==> branch lagoon <==
==> flow/design.v (excerpt) <==
module chip_top
  ( input          clk_i
  , input          reset_i
  , input          v_i
  , input  [31:0]  a_i
  , input  [31:0]  b_i
  , output         v_o
  , output [63:0]  c_o
  );
==> flow/config.mk <==
export PLATFORM = sky130hd
export DESIGN_NAME = chip_top
export DESIGN_NICKNAME = chip_top
export VERILOG_FILES = /design/flow/design.v
export SDC_FILE = /design/flow/constraint.sdc
export NUM_CORES = 4
export LEC_CHECK = 0
export CAP_MARGIN = 30
export CELL_PAD_IN_SITES_DETAIL_PLACEMENT = 1
export CORE_MARGIN = 2
export CORE_UTILIZATION = 35
export CTS_CLUSTER_DIAMETER = 332
export CTS_CLUSTER_SIZE = 86
export HOLD_SLACK_MARGIN = 0.12
export MAX_ROUTING_LAYER = met5
export MIN_ROUTING_LAYER = met1
export PLACE_DENSITY_LB_ADDON = 0.28
export SETUP_SLACK_MARGIN = 1.2
export SLEW_MARGIN = 10
==> flow/constraint.sdc <==
create_clock -name core_clock -period 13.2 [get_ports {clk_i}]
set_input_delay 2.6400 -clock core_clock [delete_from_list [all_inputs] [get_ports {clk_i}]]
set_output_delay 2.6400 -clock core_clock [all_outputs]
set_load 0.01 [all_outputs]
run.sh (not shown) runs the stock make flow with config.mk's settings and CLKGATE_MAP_FILE=.
==> inputs of branch garnet, as changes to branch lagoon <==
==> flow/config.mk (replaced) <==
export PLATFORM = sky130hd
export DESIGN_NAME = chip_top
export DESIGN_NICKNAME = chip_top
export VERILOG_FILES = /design/flow/design.v
export SDC_FILE = /design/flow/constraint.sdc
export NUM_CORES = 4
export LEC_CHECK = 0
export CAP_MARGIN = 20
export CORE_MARGIN = 2
export CORE_UTILIZATION = 65
export HOLD_SLACK_MARGIN = 0.3
export SETUP_SLACK_MARGIN = -0.2
export SLEW_MARGIN = 20
export TNS_END_PERCENT = 40
==> flow/constraint.sdc (replaced) <==
create_clock -name core_clock -period 6.19 [get_ports {clk_i}]
set_input_delay 1.2380 -clock core_clock [delete_from_list [all_inputs] [get_ports {clk_i}]]
set_output_delay 1.2380 -clock core_clock [all_outputs]
set_load 0.01 [all_outputs]
==> inputs of branch xenon, as changes to branch lagoon <==
==> flow/config.mk (replaced) <==
export PLATFORM = sky130hd
export DESIGN_NAME = chip_top
export DESIGN_NICKNAME = chip_top
export VERILOG_FILES = /design/flow/design.v
export SDC_FILE = /design/flow/constraint.sdc
export NUM_CORES = 4
export LEC_CHECK = 0
export CAP_MARGIN = 40
export CORE_MARGIN = 2
export CORE_UTILIZATION = 72
export SLEW_MARGIN = 20
==> flow/constraint.sdc (replaced) <==
create_clock -name core_clock -period 7.27 [get_ports {clk_i}]
set_input_delay 1.4540 -clock core_clock [delete_from_list [all_inputs] [get_ports {clk_i}]]
set_output_delay 1.4540 -clock core_clock [all_outputs]
set_load 0.01 [all_outputs]
==> inputs of branch fjord, as changes to branch lagoon <==
==> flow/config.mk (replaced) <==
export PLATFORM = sky130hd
export DESIGN_NAME = chip_top
export DESIGN_NICKNAME = chip_top
export VERILOG_FILES = /design/flow/design.v
export SDC_FILE = /design/flow/constraint.sdc
export NUM_CORES = 4
export LEC_CHECK = 0
export CAP_MARGIN = 20
export CORE_MARGIN = 2
export CORE_UTILIZATION = 65
export CTS_CLUSTER_SIZE = 45
export PLACE_DENSITY_LB_ADDON = 0.0
export SLEW_MARGIN = 20
==> flow/constraint.sdc (replaced) <==
create_clock -name core_clock -period 4.04 [get_ports {clk_i}]
set_input_delay 0.8080 -clock core_clock [delete_from_list [all_inputs] [get_ports {clk_i}]]
set_output_delay 0.8080 -clock core_clock [all_outputs]
set_load 0.01 [all_outputs]
==> qor summary <==
Status: branch xenon failed layout checks; branch lagoon timing/DRC/antenna clean; branch garnet failed layout checks; branch fjord failed layout checks
Layout check failures: branch xenon negative setup slack; branch lagoon -; branch garnet negative setup slack; branch fjord negative setup slack
Worst-path fanout max: branch xenon 18; branch lagoon 32; branch garnet 10; branch fjord 12
Area growth from synthesis to final layout: branch xenon 15.48%; branch lagoon 9.128%; branch garnet 21.67%; branch fjord 25.82%
Number of cells in the design after placement: branch xenon 4665; branch lagoon 5168; branch garnet 4890; branch fjord 4921
Combinational share of cell area: branch xenon 0.7193; branch lagoon 0.7453; branch garnet 0.6914; branch fjord 0.6866
DR WL met3: branch xenon 10780 um; branch lagoon 5497 um; branch garnet 6666 um; branch fjord 6732 um
Met1 track demand over resource in global routing: branch xenon 0.4844; branch lagoon 0.2920; branch garnet 0.4324; branch fjord 0.4423
Highest attainable clock frequency: branch xenon 137.1 MHz; branch lagoon 117.4 MHz; branch garnet 136.5 MHz; branch fjord 137.3 MHz
Final number of setup-violating endpoints: branch xenon 3; branch lagoon 0; branch garnet 47; branch fjord 57
Worst slew margin: branch xenon 0.5715; branch lagoon 0.3517; branch garnet 0.6859; branch fjord 0.7091
Fp_density: branch xenon 0.7313; branch lagoon 0.3526; branch garnet 0.6536; branch fjord 0.6536
Slowest cell on crit path: branch xenon fa_1; branch lagoon dfxtp_2; branch garnet fa_2; branch fjord fa_1
GRT met3 Usage: branch xenon 0.1003; branch lagoon 0.03971; branch garnet 0.07217; branch fjord 0.06247
Non-clock buffer count: branch xenon 422; branch lagoon 194; branch garnet 634; branch fjord 687
Worst-Margin Slew: branch xenon 641.8 ps; branch lagoon 972.5 ps; branch garnet 466.2 ps; branch fjord 431.8 ps
Reg2reg start: branch xenon b_r[11]; branch lagoon a_r[8]; branch garnet a_r[13]; branch fjord b_r[4]

* * *

==> exp/fjord <==
Starting RTL as in the previous note.
export LEC_CHECK = 0
export CAP_MARGIN = 20
export CORE_MARGIN = 2
export CORE_UTILIZATION = 70
export SETUP_SLACK_MARGIN = -0.03
export SLEW_MARGIN = 20
create_clock -name core_clock -period 7.17 [get_ports {clk_i}]
==> exp/indigo: changes against exp/fjord <==
Settings changed: CORE_UTILIZATION 70 to 40, SETUP_SLACK_MARGIN -0.03 to unset.
==> flow/constraint.sdc (replaced) <==
create_clock -name core_clock -period 7.5 [get_ports {clk_i}]
set_input_delay 1.5000 -clock core_clock [delete_from_list [all_inputs] [get_ports {clk_i}]]
set_output_delay 1.5000 -clock core_clock [all_outputs]
set_load 0.01 [all_outputs]
==> exp/maple: changes against exp/fjord <==
Settings changed: CORE_UTILIZATION 70 to 25, SETUP_SLACK_MARGIN -0.03 to unset.
==> flow/constraint.sdc (replaced) <==
create_clock -name core_clock -period 7.35 [get_ports {clk_i}]
set_input_delay 1.4700 -clock core_clock [delete_from_list [all_inputs] [get_ports {clk_i}]]
set_output_delay 1.4700 -clock core_clock [all_outputs]
set_load 0.01 [all_outputs]
==> exp/xenon: changes against exp/fjord <==
Settings changed: CORE_UTILIZATION 70 to 58, HOLD_SLACK_MARGIN set to 0.3, SETUP_SLACK_MARGIN -0.03 to 1.22, TNS_END_PERCENT set to 40.
==> flow/constraint.sdc (replaced) <==
create_clock -name core_clock -period 4.25 [get_ports {clk_i}]
set_input_delay 0.8500 -clock core_clock [delete_from_list [all_inputs] [get_ports {clk_i}]]
set_output_delay 0.8500 -clock core_clock [all_outputs]
set_load 0.01 [all_outputs]
==> results <==
exp/indigo finished clean. exp/xenon finished but fails on negative setup slack. exp/maple ran to the end with violations: negative setup slack. exp/fjord ran to the end with violations: negative setup slack. In synthesized area, exp/xenon and exp/fjord do not differ. Non-clock buffer count, highest first: exp/xenon, exp/maple, exp/fjord, exp/indigo. In synthesized cell count, exp/indigo and exp/fjord do not differ. Against exp/maple, the register-to-register slack of exp/indigo is higher by 0.23 ns. Maximum frequency: exp/xenon > exp/fjord > exp/indigo > exp/maple. In sequential cell count, exp/maple and exp/xenon do not differ. Design area: exp/maple > exp/xenon > exp/fjord > exp/indigo.
==> figures <==
item	exp/maple	exp/xenon	exp/fjord	exp/indigo
Wire length after detailed routing	107 mm	108 mm	105 mm	97.9 mm
Clock buffers	18	17	19	17
Late-Pin Clk Latency	0.56 ns	0.52 ns	0.52 ns	0.53 ns
Result of the run	failed layout checks	failed layout checks	failed layout checks	complete, no violations
Reasons for failing layout checks	negative setup slack	negative setup slack	negative setup slack	-
Required @ worst endpoint	7.79 ns	4.65 ns	7.56 ns	7.97 ns
FF-to-FF path depth	27	25	26	22
Final-layout setup total negative slack	-0.0395 ns	-135.02 ns	-0.431 ns	0 ns
Number of antenna violations at the first check in global routing	4	4	2	1
Endpoint of the lowest-slack register-to-register path	c_r[60]	c_r[57]	c_r[60]	c_r[52]
Number of buffer and inverter instances along the worst setup path	8	6	8	6
Number of stages on the worst setup path	27	25	26	22
Mean routed wirelength per cell	17.5 microns	21.1 microns	21.8 microns	18.6 microns
Number of buffers inserted to repair setup after CTS	22	47	20	1
Routability Congestion	0.889	0.944	1.00	0.877
Detailed placer's ending HPWL	90.9 mm	90.7 mm	86.2 mm	85.1 mm
Worst reg2reg startpoint	a_r[14]	a_r[11]	a_r[9]	b_r[8]
Site row count	138	91	82	109
Worst hold slack after final layout	0.461 ns	0.448 ns	0.446 ns	0.453 ns

* * *

==> lagoon: inputs <==
Starting RTL as in the previous note.
Settings: LEC_CHECK=0, ABC_AREA=1, CAP_MARGIN=20, CORE_MARGIN=2, CORE_UTILIZATION=72, CTS_CLUSTER_DIAMETER=330, CTS_CLUSTER_SIZE=97, PLACE_DENSITY=0.38, SETUP_SLACK_MARGIN=1.04, SLEW_MARGIN=20, TNS_END_PERCENT=10; clock period 3.47 ns.
==> inputs of cedar, as changes to lagoon <==
Settings changed: ABC_AREA 1 to not set, CORE_UTILIZATION 72 to 66, CTS_CLUSTER_DIAMETER 330 to not set, CTS_CLUSTER_SIZE 97 to not set, PLACE_DENSITY 0.38 to not set, SETUP_SLACK_MARGIN 1.04 to not set, TNS_END_PERCENT 10 to not set.
==> flow/constraint.sdc (replaced) <==
create_clock -name core_clock -period 6.23 [get_ports {clk_i}]
set_input_delay 1.2460 -clock core_clock [delete_from_list [all_inputs] [get_ports {clk_i}]]
set_output_delay 1.2460 -clock core_clock [all_outputs]
set_load 0.01 [all_outputs]
==> inputs of fjord, as changes to lagoon <==
Settings changed: ABC_AREA 1 to not set, CAP_MARGIN 20 to 40, CTS_CLUSTER_DIAMETER 330 to not set, CTS_CLUSTER_SIZE 97 to not set, PLACE_DENSITY 0.38 to not set, SETUP_SLACK_MARGIN 1.04 to -0.28, TNS_END_PERCENT 10 to not set.
==> flow/constraint.sdc (replaced) <==
create_clock -name core_clock -period 6.86 [get_ports {clk_i}]
set_input_delay 1.3720 -clock core_clock [delete_from_list [all_inputs] [get_ports {clk_i}]]
set_output_delay 1.3720 -clock core_clock [all_outputs]
set_load 0.01 [all_outputs]
==> inputs of tundra, as changes to lagoon <==
Settings changed: ABC_AREA 1 to not set, CORE_UTILIZATION 72 to 40, CTS_CLUSTER_DIAMETER 330 to not set, CTS_CLUSTER_SIZE 97 to not set, PLACE_DENSITY 0.38 to not set, SETUP_SLACK_MARGIN 1.04 to not set, TNS_END_PERCENT 10 to not set.
==> flow/constraint.sdc (replaced) <==
create_clock -name core_clock -period 7.35 [get_ports {clk_i}]
set_input_delay 1.4700 -clock core_clock [delete_from_list [all_inputs] [get_ports {clk_i}]]
set_output_delay 1.4700 -clock core_clock [all_outputs]
set_load 0.01 [all_outputs]
==> summary.txt <==
run metrics: Worst Slack Setup Final -0.518 ns, Final setup viols 36, Slew @ Worst Pin 0.672 ns, top post-synthesis cells by count fa_1, inv_1, and2_1, DR WL met2 about 54 mm, Fail Reasons negative setup slack, Rows roughly 80, status finished with violations, GRT met3 Usage 10.3%, ys cells roughly 3800
Source of the figures above: fjord

==> summary.txt <==
run metrics: status finished with violations, Fail Reasons negative setup slack, top post-synthesis cells by count inv_1, nand2_1, fa_1, Post-synth ARST share 0%, Die W approximately 240 um, Rows about 84, GRT met3 Usage around an eighth, CP max stage delay ~0.57 ns, M1 wire length ~40 mm, worst reg2reg path depth 28, Final setup viols ~59, placed cell area around 44000 um^2, Final HPWL DP between 90 and 100 mm, ys cells 5089, DR WL met2 roughly 60 mm, Post-synth EDFFs 0, Worst Slack Setup Final -3.30 ns
Source of the figures above: lagoon

==> summary.txt <==
run metrics: GRT met3 Usage under 10%, chip footprint about 92000 um^2, Final setup viols 0, Slew @ Worst Pin roughly 0.8 ns, GRT Max-Usage Layer met2, tap cells roughly 1200, Worst Hold Path EP v_o_r, synthesized netlist cell count 3824, Startpoint Class register, DR WL met2 a little under 50 mm, ys cells 3824, Dominant Register Cell dfxtp_1, Worst Slack Setup Final roughly 0.095 ns, Yosys top cell by area fa_1, routed length per placed instance around 19 um, status timing/DRC/antenna clean, Clock Buffer Count 18, Rows roughly 110, top post-synthesis cells by count fa_1, inv_1, and2_1
Source of the figures above: tundra

==> summary.txt <==
run metrics: status finished with violations, Fail Reasons negative setup slack, Yosys top cell by instances fa_1, Post-synth ARST share 0%, top post-synthesis cells by count fa_1, inv_1, and2_1, Rows between 80 and 90, DR WL met2 about 55 mm, Final setup viols roughly 48, Hold Buf Count CTS 0, Slew @ Worst Pin 0.563 ns, ys cells ~3800, Worst Slack Setup Final -1.09 ns, GRT met3 Usage slightly below 7%
Source of the figures above: cedar

